==> trial 11 <==
// myCPU
module myCPU (
    input  wire         cpu_rst,
    input  wire         cpu_clk,
    output wire [13:0]  inst_addr,
    input  wire [31:0]  inst,
    output wire [31:0]  Bus_addr,
    input  wire [31:0]  Bus_rdata,
    output wire         Bus_wen,
    output wire [31:0]  Bus_wdata
);
clock: 6.17 ns
lec_check: 0
cap_margin: 20
cell_pad_in_sites_detail_placement: 0
cell_pad_in_sites_global_placement: 0
core_aspect_ratio: 0.91
core_margin: 2
core_utilization: 70
cts_cluster_diameter: 239
cts_cluster_size: 14
gpl_routability_driven: 1
place_density_lb_addon: 0.01
setup_slack_margin: -0.26
slew_margin: 20
run.sh (not shown) runs the stock make flow with config.mk's settings and CLKGATE_MAP_FILE=.
==> inputs of build 52, as changes to trial 11 <==
--- a/flow/config.mk
+++ b/flow/config.mk
@@ -11,9 +11,8 @@
 export CORE_ASPECT_RATIO = 0.91
 export CORE_MARGIN = 2
-export CORE_UTILIZATION = 70
-export CTS_CLUSTER_DIAMETER = 239
-export CTS_CLUSTER_SIZE = 14
+export CORE_UTILIZATION = 60
+export CTS_CLUSTER_DIAMETER = 73
 export GPL_ROUTABILITY_DRIVEN = 1
-export PLACE_DENSITY_LB_ADDON = 0.01
-export SETUP_SLACK_MARGIN = -0.26
+export PLACE_DENSITY_LB_ADDON = 0.04
+export SETUP_SLACK_MARGIN = 1.08
 export SLEW_MARGIN = 20
==> flow/constraint.sdc (replaced) <==
create_clock -name core_clock -period 6.85 [get_ports {cpu_clk}]
set_input_delay 1.3700 -clock core_clock [delete_from_list [all_inputs] [get_ports {cpu_clk}]]
set_output_delay 1.3700 -clock core_clock [all_outputs]
set_load 0.01 [all_outputs]
==> inputs of trial 41, as changes to trial 11 <==
==> flow/config.mk (replaced) <==
export PLATFORM = sky130hd
export DESIGN_NAME = myCPU
export DESIGN_NICKNAME = myCPU
export VERILOG_FILES = /design/flow/design.v
export SDC_FILE = /design/flow/constraint.sdc
export NUM_CORES = 4
export LEC_CHECK = 0
export ABC_AREA = 1
export CAP_MARGIN = 20
export CORE_MARGIN = 2
export CORE_UTILIZATION = 68
export CTS_CLUSTER_SIZE = 100
export SETUP_SLACK_MARGIN = 1.13
export SLEW_MARGIN = 20
export TNS_END_PERCENT = 20
==> flow/constraint.sdc (replaced) <==
create_clock -name core_clock -period 4.96 [get_ports {cpu_clk}]
set_input_delay 0.9920 -clock core_clock [delete_from_list [all_inputs] [get_ports {cpu_clk}]]
set_output_delay 0.9920 -clock core_clock [all_outputs]
set_load 0.01 [all_outputs]
==> impl_metrics.env <==
# yosys + openroad results
export IMPL_synthMuxAreaShare_pct=0.230
export IMPL_setup_viol=76
export IMPL_ys_sh_simple_pct=13.5
export IMPL_pre_cts_ws_ns=-0.312
export IMPL_most_common_cell="o21ai_0"
export IMPL_die_x_um=353
export IMPL_grt_usage_pct=58.0
export IMPL_fin_ws_ns=-0.184
export IMPL_failed_checks="setup timing"
export IMPL_status="complete, but fails checks"
export IMPL_num_rows=128
export IMPL_cts_buffers=154
# the run above: trial 41

==> impl_metrics.env <==
# yosys + openroad results
export IMPL_status="complete, but fails checks"
export IMPL_most_common_cell="edfxtp_1"
export IMPL_num_rows=127
export IMPL_die_x_um=386
export IMPL_ys_sh_simple_pct=6.39
export IMPL_clk_latency_ns=0.85
export IMPL_setup_viol=1
export IMPL_synthMuxAreaShare_pct=23.8
export IMPL_grt_usage_pct=44.0
export IMPL_slew_headroom_pct=17.9
export IMPL_cts_buffers=157
export IMPL_failed_checks="setup timing"
export IMPL_pre_cts_ws_ns=-0.414
export IMPL_fin_ws_ns=-0.00332
# the run above: build 52

==> impl_metrics.env <==
# implementation run metrics
export IMPL_ys_sh_simple_pct=6.39
export IMPL_die_x_um=358
export IMPL_num_rows=118
export IMPL_error="[ERROR GRT-0232] Routing congestion too high. Check the congestion heatmap in the GUI."
export IMPL_status="stopped before the end"
export IMPL_pre_cts_ws_ns=-1.12
export IMPL_grt_usage_pct=76.2
export IMPL_cts_buffers=120
export IMPL_cts_root_buf="clkbuf_16"
export IMPL_synthMuxAreaShare_pct=23.8
export IMPL_chip_area_mm2=0.117
export IMPL_io_buffers=144
export IMPL_haltStage="global routing"
export IMPL_dp_cells=7318
# the run above: trial 11


---

==> run D <==
Starting RTL as in the previous note.
// myCPU
module myCPU (
    input  wire         cpu_rst,
    input  wire         cpu_clk,
    output wire [13:0]  inst_addr,
    input  wire [31:0]  inst,
    output wire [31:0]  Bus_addr,
    input  wire [31:0]  Bus_rdata,
    output wire         Bus_wen,
    output wire [31:0]  Bus_wdata
);
clock: 5.33 ns
lec_check: 0
cap_margin: 20
cell_pad_in_sites_detail_placement: 0
cell_pad_in_sites_global_placement: 0
core_aspect_ratio: 0.91
core_margin: 2
core_utilization: 70
cts_cluster_diameter: 350
cts_cluster_size: 57
gpl_routability_driven: 1
place_density_lb_addon: 0.04
setup_slack_margin: -0.53
slew_margin: 20
==> inputs of run Z, as changes to run D <==
- ABC_AREA: unset -> 1
- CAP_MARGIN: 20 -> 15
- CELL_PAD_IN_SITES_DETAIL_PLACEMENT: 0 -> 2
- CELL_PAD_IN_SITES_GLOBAL_PLACEMENT: 0 -> unset
- CORE_ASPECT_RATIO: 0.91 -> 0.74
- CORE_MARGIN: 2 -> 3
- CORE_UTILIZATION: 70 -> 62
- CTS_CLUSTER_DIAMETER: 350 -> unset
- CTS_CLUSTER_SIZE: 57 -> unset
- GPL_ROUTABILITY_DRIVEN: 1 -> 0
- HOLD_SLACK_MARGIN: unset -> 0.13
- MAX_ROUTING_LAYER: unset -> met4
- MIN_ROUTING_LAYER: unset -> met2
- PLACE_DENSITY: unset -> 0.85
- PLACE_DENSITY_LB_ADDON: 0.04 -> unset
- SETUP_SLACK_MARGIN: -0.53 -> -0.46
==> flow/constraint.sdc (replaced) <==
create_clock -name core_clock -period 10.2 [get_ports {cpu_clk}]
set_input_delay 2.0400 -clock core_clock [delete_from_list [all_inputs] [get_ports {cpu_clk}]]
set_output_delay 2.0400 -clock core_clock [all_outputs]
set_load 0.01 [all_outputs]
==> inputs of run F, as changes to run D <==
- ABC_AREA: unset -> 0
- CAP_MARGIN: 20 -> 15
- CELL_PAD_IN_SITES_DETAIL_PLACEMENT: 0 -> 2
- CELL_PAD_IN_SITES_GLOBAL_PLACEMENT: 0 -> 3
- CORE_ASPECT_RATIO: 0.91 -> 1.91
- CORE_MARGIN: 2 -> 7
- CORE_UTILIZATION: 70 -> 45
- CTS_CLUSTER_DIAMETER: 350 -> 159
- CTS_CLUSTER_SIZE: 57 -> unset
- MAX_ROUTING_LAYER: unset -> met5
- MIN_ROUTING_LAYER: unset -> met2
- PLACE_DENSITY_LB_ADDON: 0.04 -> 0.11
- SETUP_SLACK_MARGIN: -0.53 -> 1.75
- SLEW_MARGIN: 20 -> 15
- TNS_END_PERCENT: unset -> 75
==> flow/constraint.sdc (replaced) <==
create_clock -name core_clock -period 7.47 [get_ports {cpu_clk}]
set_input_delay 1.4940 -clock core_clock [delete_from_list [all_inputs] [get_ports {cpu_clk}]]
set_output_delay 1.4940 -clock core_clock [all_outputs]
set_load 0.01 [all_outputs]
==> notes <==
Run D aborted during global routing (5_1_grt). Run F did not get past global routing (5_1_grt). Run Z aborted during detailed placement (3_5_place_dp).
In run Z the synthesized cell count is higher than in run D, by 71%.
In area after synthesis, run D and run F do not differ.
The lowest die area belongs to run D, the highest to run F.
==> figures <==
Post-synthesis mux area share: run F 23.75%; run Z 0.2297%; run D 23.75%
Post-synth top area share: run F 38.52%; run Z 37.14%; run D 38.52%
Area fraction in compound gates: run F 7.979%; run Z 22.87%; run D 7.979%
Hold bufs inserted after CTS: run F 0; run Z -; run D 0
Syn_area_per_cell: run F 14.31 um2; run Z 8.689 um2; run D 14.31 um2
Chip area: run F 190000 um2; run Z 138000 um2; run D 116800 um2
Clock Root Buffer: run F sky130_fd_sc_hd__clkbuf_16; run Z -; run D sky130_fd_sc_hd__clkbuf_16
Worst setup slack after placement: run F -0.6169 ns; run Z -; run D -2.335 ns
Starting density of the core: run F 45.32%; run Z 62.89%; run D 70.41%
TritonCTS buffer count: run F 148; run Z -; run D 31
Count leader, synth: run F sky130_fd_sc_hd__edfxtp_1; run Z sky130_fd_sc_hd__o21ai_0; run D sky130_fd_sc_hd__edfxtp_1
Post-CTS Resized: run F 316; run Z -; run D 303
Chip area from the yosys synthesis statistics: run F 79840 um2; run Z 82790 um2; run D 79840 um2
Post-synthesis share of cell area spent on full adders, half adders and majority gates: run F 2.592%; run Z 2.500%; run D 2.592%
Result of the run: run F aborted with a tool error; run Z aborted with a tool error; run D aborted with a tool error
Last stage reached: run F global routing (5_1_grt); run Z detailed placement (3_5_place_dp); run D global routing (5_1_grt)
Library cells used by synthesis: run F 87; run Z 63; run D 87
Simple-Gate Area Share: run F 6.393%; run Z 13.45%; run D 6.393%

---

==> inputs of run M <==
Starting RTL as in the previous note.
export LEC_CHECK = 0
export CAP_MARGIN = 20
export CELL_PAD_IN_SITES_DETAIL_PLACEMENT = 0
export CELL_PAD_IN_SITES_GLOBAL_PLACEMENT = 0
export CORE_ASPECT_RATIO = 1.57
export CORE_MARGIN = 2
export CORE_UTILIZATION = 70
export CTS_CLUSTER_DIAMETER = 350
export CTS_CLUSTER_SIZE = 57
export GPL_ROUTABILITY_DRIVEN = 1
export PLACE_DENSITY_LB_ADDON = 0.0
export SETUP_SLACK_MARGIN = 1.08
export SLEW_MARGIN = 20
create_clock -name core_clock -period 6.85 [get_ports {cpu_clk}]
==> run C (differences from run M) <==
==> flow/config.mk (replaced) <==
export PLATFORM = sky130hd
export DESIGN_NAME = myCPU
export DESIGN_NICKNAME = myCPU
export VERILOG_FILES = /design/flow/design.v
export SDC_FILE = /design/flow/constraint.sdc
export NUM_CORES = 4
export LEC_CHECK = 0
export CAP_MARGIN = 20
export CORE_MARGIN = 2
export CORE_UTILIZATION = 64
export SETUP_SLACK_MARGIN = 1.76
export SLEW_MARGIN = 20
==> flow/constraint.sdc (replaced) <==
create_clock -name core_clock -period 6.06 [get_ports {cpu_clk}]
set_input_delay 1.2120 -clock core_clock [delete_from_list [all_inputs] [get_ports {cpu_clk}]]
set_output_delay 1.2120 -clock core_clock [all_outputs]
set_load 0.01 [all_outputs]
==> run A (differences from run M) <==
--- a/flow/config.mk
+++ b/flow/config.mk
@@ -9,5 +9,5 @@
 export CELL_PAD_IN_SITES_DETAIL_PLACEMENT = 0
 export CELL_PAD_IN_SITES_GLOBAL_PLACEMENT = 0
-export CORE_ASPECT_RATIO = 1.57
+export CORE_ASPECT_RATIO = 0.5
 export CORE_MARGIN = 2
 export CORE_UTILIZATION = 70
==> run Y (differences from run M) <==
==> flow/config.mk (replaced) <==
export PLATFORM = sky130hd
export DESIGN_NAME = myCPU
export DESIGN_NICKNAME = myCPU
export VERILOG_FILES = /design/flow/design.v
export SDC_FILE = /design/flow/constraint.sdc
export NUM_CORES = 4
export LEC_CHECK = 0
export ABC_AREA = 1
export CAP_MARGIN = 20
export CELL_PAD_IN_SITES_DETAIL_PLACEMENT = 0
export CELL_PAD_IN_SITES_GLOBAL_PLACEMENT = 3
export CORE_ASPECT_RATIO = 0.92
export CORE_MARGIN = 7
export CORE_UTILIZATION = 70
export CTS_CLUSTER_DIAMETER = 73
export CTS_CLUSTER_SIZE = 72
export GPL_ROUTABILITY_DRIVEN = 1
export PLACE_DENSITY_LB_ADDON = 0.11
export SETUP_SLACK_MARGIN = 1.08
export SLEW_MARGIN = 20
==> flow/constraint.sdc (replaced) <==
create_clock -name core_clock -period 3.83 [get_ports {cpu_clk}]
set_input_delay 0.7660 -clock core_clock [delete_from_list [all_inputs] [get_ports {cpu_clk}]]
set_output_delay 0.7660 -clock core_clock [all_outputs]
set_load 0.01 [all_outputs]
==> metrics.yaml <==
run_status:
  error: "[ERROR GRT-0116] Global routing finished with congestion. Check the congestion regions in the DRC Viewer."
  lastStage: "global routing"
  status: "aborted with a tool error"
yosys:
  fa_ha_area_share_pct: 2.59
  common_cells: "edfxtp_1, mux4_2, dfrtp_1, nor2_1, nand2_1"
placed_design:
  dp_cells: 7257
die:
  boundaryPins: 145
  fp.dieArea_sq_um: 117000
Source of the figures above: run M

==> metrics.yaml <==
run_status:
  status: "complete, but fails checks"
  so.violations: "setup timing"
yosys:
  fa_ha_area_share_pct: 2.59
  common_cells: "edfxtp_1, mux4_2, dfrtp_1, nor2_1, nand2_1"
placed_design:
  dp_cells: 7459
sta:
  finalSetupViolCount: 253
  timing.final.ws_setup_ps: -845
die:
  boundaryPins: 145
  fp.dieArea_sq_um: 128000
Source of the figures above: run C

==> metrics.yaml <==
die:
  boundaryPins: 145
  fp.dieArea_sq_um: 117000
run_status:
  error: "[ERROR DPL-0033] detailed placement checks failed during check placement."
  status: "aborted with a tool error"
  lastStage: "detailed placement"
yosys:
  avgSynthCellArea_sq_um: 14.3
  common_cells: "edfxtp_1, mux4_2, dfrtp_1, nor2_1, nand2_1"
  fa_ha_area_share_pct: 2.59
  synth_top_area_share_pct: 38.5
Source of the figures above: run A

==> metrics.yaml <==
run_status:
  status: "aborted with a tool error"
  lastStage: "global placement without I/O"
  error: "[ERROR FLW-0024] Place density exceeds 1.0 (current PLACE_DENSITY_LB_ADDON =  0.11). Please check if the value of  PLACE_DENSITY_LB_ADDON is between 0 and 0.99."
die:
  rows: 120
  fp.dieArea_sq_um: 128000
yosys:
  common_cells: "o21ai_0, nand2_1, edfxtp_1, nor2_1, inv_1"
  fa_ha_area_share_pct: 2.50
Source of the figures above: run Y

